## job 104
## processor_main
module processor_main(
		input  clk, reset_n,                       
		input  [31:0] dmem_datain, 
		input  [31:0] imem_data,                   
		output [31:0] dmem_addr, dmem_dataout, PC,
		output dmem_rw, io_rw
   );
For scale: roughly 5100 cells after synthesis, about 160 I/O pins, roughly 78000 sq um of cells after synthesis.
clock: 12.3 ns
lec_check: 0
cap_margin: 35
core_margin: 2
core_utilization: 32
cts_cluster_size: 85
gpl_routability_driven: 1
gpl_timing_driven: 1
max_routing_layer: met5
place_density_lb_addon: 0.03
slew_margin: 40
run.sh (not shown) runs the stock make flow with config.mk's settings and CLKGATE_MAP_FILE=.
Both conditions hold for job 104: the flow ran to the end and the final layout passed the timing, DRC and antenna checks.
Relative to job 104, the following input files were edited for job 105:
Settings: a deleted GPL_TIMING_DRIVEN that had been 1; a deleted PLACE_DENSITY_LB_ADDON that had been 0.03; a change of CORE_UTILIZATION from 32 to 40; a change of CAP_MARGIN from 35 to 20; a change of SLEW_MARGIN from 40 to 20; a deleted GPL_ROUTABILITY_DRIVEN that had been 1; a deleted CTS_CLUSTER_SIZE that had been 85; a deleted MAX_ROUTING_LAYER that had been met5; a change of the clock period (ns, I/O delays scaled along) from 12.3 to 11.0.
--- outcome ---
Clock buffer count came out lower on job 105 than on job 104. On synthesis-to-finish area growth: job 105 sits below job 104. Est. power | job 105 vs job 104 | job 105 higher. NOTE: final core area utilization in job 105 exceeds that of job 104. Between job 104 and job 105, the cell count went down. Job 105 against job 104: wire length of the first global-routing pass now sits lower; sequential power now sits higher.

== the reference run ==
processor_main again, from the RTL that the note above started with.
==> flow/design.v (excerpt) <==
module processor_main(
		input  clk, reset_n,                       
		input  [31:0] dmem_datain, 
		input  [31:0] imem_data,                   
		output [31:0] dmem_addr, dmem_dataout, PC,
		output dmem_rw, io_rw
   );
Settings: LEC_CHECK=0, CAP_MARGIN=20, CORE_ASPECT_RATIO=1.16, CORE_MARGIN=2, CORE_UTILIZATION=70, CTS_CLUSTER_DIAMETER=97, CTS_CLUSTER_SIZE=12, PLACE_DENSITY=0.64, SLEW_MARGIN=20, TNS_END_PERCENT=95; clock period 14.4 ns.
Flow for the reference run halted at global routing, error code ODB-0269.
Inputs modified between the reference run and the trial run:
- swapping 0.64 for 0.66 in PLACE_DENSITY
- putting MAX_ROUTING_LAYER at met4 where nothing was set
- swapping 97 for 381 in CTS_CLUSTER_DIAMETER
- swapping 70 for 72 in CORE_UTILIZATION
- putting SETUP_SLACK_MARGIN at 1.88 where nothing was set
Results
As far as number of cells upsized or downsized after cts goes, the trial run and the reference run are indistinguishable; the numbers are identical.
There was hardly any difference in synthesized cell count between the reference run and the trial run.
The reference run never completed; the flow aborted with a tool error in global routing.
FAIL the trial run @ global routing: tool exited with error
The trial run against the reference run: placer's final routability congestion estimate increased by about 3% relative to the old numbers, synthesized chip area reported by yosys now sits at about the same level.
Compared the reference run against the trial run; number of placed instances, taps included within noise.
Between the trial run and the reference run, it is the trial run whose worst slack after detailed placement is higher, by 81 ps.

Starting RTL as in the previous note.
clock: 18.0 ns
lec_check: 0
cap_margin: 40
cell_pad_in_sites_detail_placement: 0
core_margin: 2
core_utilization: 43
cts_cluster_diameter: 243
gpl_routability_driven: 0
hold_slack_margin: 0.05
place_density_lb_addon: 0.09
setup_slack_margin: 3.2
slew_margin: 5
tns_end_percent: 10
==> next run, changes <==
Settings changed: CAP_MARGIN 40 to 20, CELL_PAD_IN_SITES_DETAIL_PLACEMENT 0 to not set, CORE_UTILIZATION 43 to 40, CTS_CLUSTER_DIAMETER 243 to not set, GPL_ROUTABILITY_DRIVEN 0 to not set, HOLD_SLACK_MARGIN 0.05 to not set, PLACE_DENSITY_LB_ADDON 0.09 to not set, SETUP_SLACK_MARGIN 3.2 to not set, SLEW_MARGIN 5 to 40, TNS_END_PERCENT 10 to 45.
Clock period 18.0 ns to 11.0 ns, I/O delays scaled along.
Area after synthesis stays the same.
Final area rises by 0.64%.
Worst setup slack degrades by 4800 ps.
Die area rises by 7.4%.
Clock-buffer cell count rises by 9.
Via count rises by 1.1%.
Global-route usage falls by 0.65 points.
Clock skew falls by 19 ps.
Clock power rises by 62%.
==> next run, changes <==
Settings changed: CORE_UTILIZATION 40 to 65, CTS_CLUSTER_SIZE set to 42, HOLD_SLACK_MARGIN set to 0.28, SLEW_MARGIN 40 to 20, TNS_END_PERCENT 45 to not set.
Clock period 11.0 ns to 5.7 ns, I/O delays scaled along.
Result: This time the run ended with an error in 5_1_grt on GRT-0232. Synthesized cell count stays the same. Area after synthesis stays the same. Die area went down by 38%.
==> next run, changes <==
Settings changed: CORE_UTILIZATION 65 to 51, CTS_CLUSTER_SIZE 42 to not set, HOLD_SLACK_MARGIN 0.28 to not set.
Clock period 5.7 ns to 5.74 ns, I/O delays scaled along.
Result:
- This time the run ran to the end with violations: setup timing
- synthesized area is unchanged
- synthesized cell count does not change
- die size is higher by 27%
Power figures rest on the tool's default switching activity, not on a simulated workload.
